Design packet_parser, start of the top module:
module packet_parser (
	input  logic         clk,
	input  logic         rst_n,       
	input  logic         s_tvalid,
	input  logic [7:0]   s_tdata,
	input  logic         s_tlast,
	output logic         s_tready,
	output logic         m_tvalid,
	input  logic         m_tready,
	output logic [367:0] m_tdata
	);
localparam METADATA_WIDTH = 368;
logic                      fifo_full, fifo_empty;
logic                      push;
logic [METADATA_WIDTH-1:0] write_data;
assign s_tready = !fifo_full;
header_parser parser (
	.clk        (clk),
	.rst_n      (rst_n),
	.beat_valid (s_tvalid && s_tready),
	.beat_data  (s_tdata),
	.beat_last  (s_tlast),
	.meta_valid (push),
	.metadata   (write_data)
);
fifo #(.WIDTH(METADATA_WIDTH), .DEPTH(4)) meta_fifo (
	.clk        (clk),
	.rst_n      (rst_n),
	.pop        (m_tready),
	.push       (push),
	.write_data (write_data),
	.read_data  (m_tdata),
	.fifo_full  (fifo_full),
	.fifo_empty (fifo_empty)
);
assign m_tvalid = !fifo_empty;
endmodule
clock: 13.5 ns
lec_check: 0
abc_area: 1
cap_margin: 20
cell_pad_in_sites_detail_placement: 0
cell_pad_in_sites_global_placement: 2
core_aspect_ratio: 1.85
core_margin: 8
core_utilization: 40
cts_cluster_diameter: 145
gpl_routability_driven: 1
gpl_timing_driven: 0
hold_slack_margin: 0.09
min_routing_layer: met2
place_density_lb_addon: 0.03
setup_slack_margin: -0.9
slew_margin: 20
tns_end_percent: 5
run.sh (not shown) runs the stock make flow with config.mk's settings and CLKGATE_MAP_FILE=.
The starting point reached the layout checks and failed them: setup timing.
Next try:
- ABC_AREA: 1 -> default
- CELL_PAD_IN_SITES_DETAIL_PLACEMENT: 0 -> 2
- CORE_MARGIN: 8 -> 2
- GPL_ROUTABILITY_DRIVEN: 1 -> default
- GPL_TIMING_DRIVEN: 0 -> default
- MIN_ROUTING_LAYER: met2 -> default
- PLACE_DENSITY_LB_ADDON: 0.03 -> default
- SETUP_SLACK_MARGIN: -0.9 -> 0.26
- TNS_END_PERCENT: 5 -> 10
=>
- With this change the flow ran to the end with no violations
- total power shrinks by about 36%
- via count shrinks by 38%
- cell count shrinks by about 16%
- clock power shrinks by 5.8%
- sequential share of layout area grows by 1.4 points
- setup slack gains 0.79 ns
Next try:
- CELL_PAD_IN_SITES_DETAIL_PLACEMENT: 2 -> default
- CELL_PAD_IN_SITES_GLOBAL_PLACEMENT: 2 -> default
- CORE_ASPECT_RATIO: 1.85 -> default
- CORE_UTILIZATION: 40 -> 70
- CTS_CLUSTER_DIAMETER: 145 -> 391
- CTS_CLUSTER_SIZE: default -> 17
- HOLD_SLACK_MARGIN: 0.09 -> 0.29
- PLACE_DENSITY_LB_ADDON: default -> 0.0
- SETUP_SLACK_MARGIN: 0.26 -> 1.97
- clock period: 13.5 -> 7.39 ns (I/O delays scaled with it)
The new run ran to the end with violations: slew limit, setup timing. Power went up by 57%. Sequential power rose by 83%. Utilization grows by 33 points. Die area came out lower by 43%.

Starting RTL as in the previous note.
export LEC_CHECK = 0
export CAP_MARGIN = 20
export CORE_MARGIN = 2
export CORE_UTILIZATION = 62
export PLACE_DENSITY = 0.6
export SLEW_MARGIN = 20
create_clock -name core_clock -period 7.39 [get_ports {clk}]
The first run finished but failed the layout checks on setup timing.
Edit:
CORE_UTILIZATION = 64   (was 62)
CTS_CLUSTER_SIZE = 99   (was unset)
PLACE_DENSITY = 0.38   (was 0.6)
clock period = 5.13 ns   (was 7.39 ns; I/O delays follow)
After rerunning:
- The changed run completed and failed the layout checks on setup timing
- final cell count went up by 0.70%
- combinational power went up by 48%
- final area went up by 0.72%
- global-route usage went up by 1.4 points
- synthesized area does not change
- register-to-register slack degrades by 2000 ps
- hold slack degrades by 240 ps
- routed wire length is about the same
- core utilization went up by 2.8 points
- power went up by 44%
- critical path depth went down by 5

## v14
The RTL this note starts from:
==> flow/design.v <==
module fifo #(parameter WIDTH = 592, DEPTH = 4) (
    input  logic                 clk,
    input  logic                 rst_n,
    input  logic                 pop,
    input  logic                 push,
    input  logic [WIDTH-1:0]     write_data,
    output logic [WIDTH-1:0]     read_data,
    output logic                 fifo_full,
    output logic                 fifo_empty
);
    logic [WIDTH-1:0] buffer [0:DEPTH-1];
    logic [$clog2(DEPTH)-1:0] read_pointer, write_pointer;
    logic [$clog2(DEPTH):0]   count;
    assign fifo_empty = (count == 0);
    assign fifo_full  = (count == DEPTH);
    assign read_data = buffer[read_pointer];
    always_ff @(posedge clk or negedge rst_n) begin
        if (!rst_n)
            count <= 0;
        else if (push && !fifo_full && !(pop && !fifo_empty))
            count <= count + 1;
        else if (pop && !fifo_empty && !(push && !fifo_full))
            count <= count - 1;
    end
    always_ff @(posedge clk or negedge rst_n) begin
        if (!rst_n) begin
            write_pointer <= 0;
            for (int k = 0; k < DEPTH; k++)
                buffer[k] <= 0;
        end 
        else if (push && !fifo_full) begin
            buffer[write_pointer] <= write_data;
            if (write_pointer == DEPTH-1)
                write_pointer <= 0;          
            else
                write_pointer <= write_pointer + 1;
        end
    end
    always_ff @(posedge clk or negedge rst_n) begin
        if (!rst_n) begin
            read_pointer <= 0;
        end
        else if (pop && !fifo_empty) begin
            if (read_pointer == DEPTH-1)
                read_pointer <= 0;           
            else
                read_pointer <= read_pointer + 1;
        end
    end
endmodule
module header_parser (
	input  logic         clk,
	input  logic         rst_n,
	input  logic         beat_valid,    
	input  logic [7:0]   beat_data,
	input  logic         beat_last,     
	output logic         meta_valid,    
	output logic [367:0] metadata
	);
localparam HDR_BYTES = 48;
logic [7:0]  hdr [0:HDR_BYTES-1];
logic [15:0] byte_cnt;                      
always_ff @(posedge clk or negedge rst_n) begin
	if (!rst_n) begin
		byte_cnt <= 0;
		for (int k = 0; k < HDR_BYTES; k++)
			hdr[k] <= 0;
	end
	else if (beat_valid) begin
		if (beat_last) begin
			byte_cnt <= 0;
			for (int k = 0; k < HDR_BYTES; k++)
				hdr[k] <= 0;
		end
		else begin
			for (int k = 0; k < HDR_BYTES; k++)
				if (byte_cnt == k)
					hdr[k] <= beat_data;
			if (byte_cnt != 16'hFFFF)
				byte_cnt <= byte_cnt + 1;
		end
	end
end
logic [7:0] h [0:HDR_BYTES-1];
genvar i;
generate
	for (i = 0; i < HDR_BYTES; i++) begin : BYPASS
		assign h[i] = (beat_valid && byte_cnt == i) ? beat_data : hdr[i];
	end
endgenerate
logic [47:0]  dest_mac, src_mac;
logic [15:0]  eth_type, total_length;
logic [3:0]   version, ihl;
logic [7:0]   protocol;
logic [31:0]  src_ip, dest_ip;
logic [111:0] payload;
logic [15:0]  pkt_bytes;
logic [15:0]  csum;
logic [15:0]  flags;
assign dest_mac     = {h[0], h[1], h[2], h[3], h[4], h[5]};
assign src_mac      = {h[6], h[7], h[8], h[9], h[10], h[11]};
assign eth_type     = {h[12], h[13]};
assign version      = h[14][7:4];
assign ihl          = h[14][3:0];
assign total_length = {h[16], h[17]};
assign protocol     = h[23];
assign src_ip       = {h[26], h[27], h[28], h[29]};
assign dest_ip      = {h[30], h[31], h[32], h[33]};
generate
	for (i = 0; i < 14; i++) begin : PAY
		assign payload[8*i +: 8] = h[34+i];
	end
endgenerate
assign pkt_bytes = (byte_cnt == 16'hFFFF) ? 16'hFFFF : byte_cnt + 16'd1;
logic [19:0] word_sum;
logic [16:0] fold1;
always_comb begin
	word_sum = 0;
	for (int w = 0; w < 10; w++)
		word_sum = word_sum + {4'b0, h[14+2*w], h[15+2*w]};
end
assign fold1 = {1'b0, word_sum[15:0]} + {13'b0, word_sum[19:16]};
assign csum  = fold1[15:0] + {15'b0, fold1[16]};
logic is_ipv4, is_ipv6, is_short, csum_ok, len_ok;
assign is_ipv4  = (eth_type == 16'h0800);
assign is_ipv6  = (eth_type == 16'h86DD);
assign is_short = (pkt_bytes < HDR_BYTES);
assign csum_ok  = is_ipv4 && (version == 4'd4) && (ihl == 4'd5) && (csum == 16'hFFFF);
assign len_ok   = is_ipv4 && ({1'b0, total_length} + 17'd14 == {1'b0, pkt_bytes});
assign flags    = {11'b0, len_ok, csum_ok, is_short, is_ipv6, is_ipv4};
assign meta_valid = beat_valid && beat_last;
assign metadata   = {flags, csum, pkt_bytes, payload, dest_ip, src_ip,
                     protocol, total_length, version, ihl, eth_type,
                     src_mac, dest_mac};
endmodule
module packet_parser (
	input  logic         clk,
	input  logic         rst_n,       
	input  logic         s_tvalid,
	input  logic [7:0]   s_tdata,
	input  logic         s_tlast,
	output logic         s_tready,
	output logic         m_tvalid,
	input  logic         m_tready,
	output logic [367:0] m_tdata
	);
localparam METADATA_WIDTH = 368;
logic                      fifo_full, fifo_empty;
logic                      push;
logic [METADATA_WIDTH-1:0] write_data;
assign s_tready = !fifo_full;
header_parser parser (
	.clk        (clk),
	.rst_n      (rst_n),
	.beat_valid (s_tvalid && s_tready),
	.beat_data  (s_tdata),
	.beat_last  (s_tlast),
	.meta_valid (push),
	.metadata   (write_data)
);
fifo #(.WIDTH(METADATA_WIDTH), .DEPTH(4)) meta_fifo (
	.clk        (clk),
	.rst_n      (rst_n),
	.pop        (m_tready),
	.push       (push),
	.write_data (write_data),
	.read_data  (m_tdata),
	.fifo_full  (fifo_full),
	.fifo_empty (fifo_empty)
);
assign m_tvalid = !fifo_empty;
endmodule
==> flow/config.mk <==
export PLATFORM = sky130hd
export DESIGN_NAME = packet_parser
export DESIGN_NICKNAME = packet_parser
export VERILOG_FILES = /design/flow/design.v
export SDC_FILE = /design/flow/constraint.sdc
export NUM_CORES = 4
export LEC_CHECK = 0
export CAP_MARGIN = 20
export CORE_MARGIN = 2
export CORE_UTILIZATION = 70
export CTS_CLUSTER_SIZE = 46
export HOLD_SLACK_MARGIN = 0.27
export PLACE_DENSITY_LB_ADDON = 0.0
export SETUP_SLACK_MARGIN = -0.49
export SLEW_MARGIN = 20
==> flow/constraint.sdc <==
create_clock -name core_clock -period 7.39 [get_ports {clk}]
set_input_delay 1.4780 -clock core_clock [delete_from_list [all_inputs] [get_ports {clk}]]
set_output_delay 1.4780 -clock core_clock [all_outputs]
set_load 0.01 [all_outputs]
Although it ran to completion, v14 produced a layout that fails the final checks because of setup timing.
[inputs] v33 vs v14
Settings: ABC_AREA: unset -> 1; CAP_MARGIN: 20 -> 0; HOLD_SLACK_MARGIN: 0.27 -> unset; PLACE_DENSITY_LB_ADDON: 0.0 -> 0.22; TNS_END_PERCENT: unset -> 50; CTS_CLUSTER_SIZE: 46 -> unset; MIN_ROUTING_LAYER: unset -> met1; CORE_UTILIZATION: 70 -> 28; SETUP_SLACK_MARGIN: -0.49 -> unset; MAX_ROUTING_LAYER: unset -> met4; CELL_PAD_IN_SITES_GLOBAL_PLACEMENT: unset -> 0; CORE_ASPECT_RATIO: unset -> 0.99; the clock period (ns, I/O delays scaled along): 7.39 -> 22.7.
## What came out
v33: PASS, flow complete, no timing, DRC or antenna violations
Summary of v33 over v14: final instance area +1.6%, fraction of power consumed by sequential logic -6.1 points.
Higher clock-buffer cell count among v14 and v33: v33
Between v14 and v33, the flow reports critical path depth increasing by more than a quarter.
Going from v14 to v33, core utilization down 50 points; clock group share of total power lower.
Relative to v33, the following input files were edited for v39:
Settings: SETUP_SLACK_MARGIN: unset -> 1.94; HOLD_SLACK_MARGIN: unset -> 0.29; TNS_END_PERCENT: 50 -> unset; CORE_UTILIZATION: 28 -> 72; CELL_PAD_IN_SITES_GLOBAL_PLACEMENT: 0 -> unset; CORE_ASPECT_RATIO: 0.99 -> unset; ABC_AREA: 1 -> unset; MIN_ROUTING_LAYER: met1 -> unset; PLACE_DENSITY_LB_ADDON: 0.22 -> 0.0; MAX_ROUTING_LAYER: met4 -> unset; CTS_CLUSTER_SIZE: unset -> 17; CAP_MARGIN: 0 -> 40; SLEW_MARGIN: 20 -> 35; the clock period (ns, I/O delays scaled along): 22.7 -> 7.39.
## What came out
From the logs: v39 reached the end of the flow and failed the layout checks with setup timing.
Clock transition at the registers of the reported paths: v39 vs v33, no meaningful difference
The higher synthesized area came out of v33.
Post-CTS setup buffer count was higher in v39 than in v33.
v39 against v33: register-to-register slack fell by 14.84 ns; final-report setup violation count rose by 68; arrival time of the worst setup path fell by 4.01 ns.
For v21, these inputs were changed with respect to v39:
Settings: a change of SETUP_SLACK_MARGIN from 1.94 to 0.75.
Results
Compared v39 against v21; first-pass GRT wire length within noise. As for a clean layout from v39 and v21, there is none. Compared v39 against v21; maximum operating frequency within noise. v21 vs v39: post-route minimum period up in v21. v39 and v21 ended up with nearly the same final wirelength. Final-layout setup total negative slack: v21 lower than v39. In the tables for v39 and v21, total net switching power reads higher with v39.
#### Input delta (v8 over v21)
Settings: setting CTS_CLUSTER_DIAMETER to 356 for the first time; setting TNS_END_PERCENT to 55 for the first time; changing SLEW_MARGIN from 35 to 5; changing SETUP_SLACK_MARGIN from 0.75 to 0.12; setting ABC_AREA to 1 for the first time; changing PLACE_DENSITY_LB_ADDON from 0.0 to 0.02; setting CELL_PAD_IN_SITES_GLOBAL_PLACEMENT to 0 for the first time; changing CTS_CLUSTER_SIZE from 17 to 15; setting CORE_ASPECT_RATIO to 0.86 for the first time.
Notes after the runs:
Status v8: flow complete, layout not clean - setup timing. Fraction of area in multi-input gates: higher on v21. Largest clock skew in the final design: v8 vs v21 up 0.0052 ns. [compare] base=v21 new=v8: multi-input combinational gate total picked up an extra about 20%, final area picked up an extra about 0.5%, adder and majority gate portion of the synthesized area neither gained nor lost much. Measured against v21, the number of global-route vias before repair of v8 comes out at 1.09 times the reference value. Compared with v21, in v8 final-layout worst hold slack neither gained nor lost much, clock-pin slew on the worst setup and hold paths increased by 0.04 ns relative to the old numbers, met2 track demand over resource in global routing picked up an extra 0.31 points. In v8, synthesized area is higher than in v21. v21 has a higher proportion of synthesized area in mux cells than v8.
Power figures rest on the tool's default switching activity, not on a simulated workload.
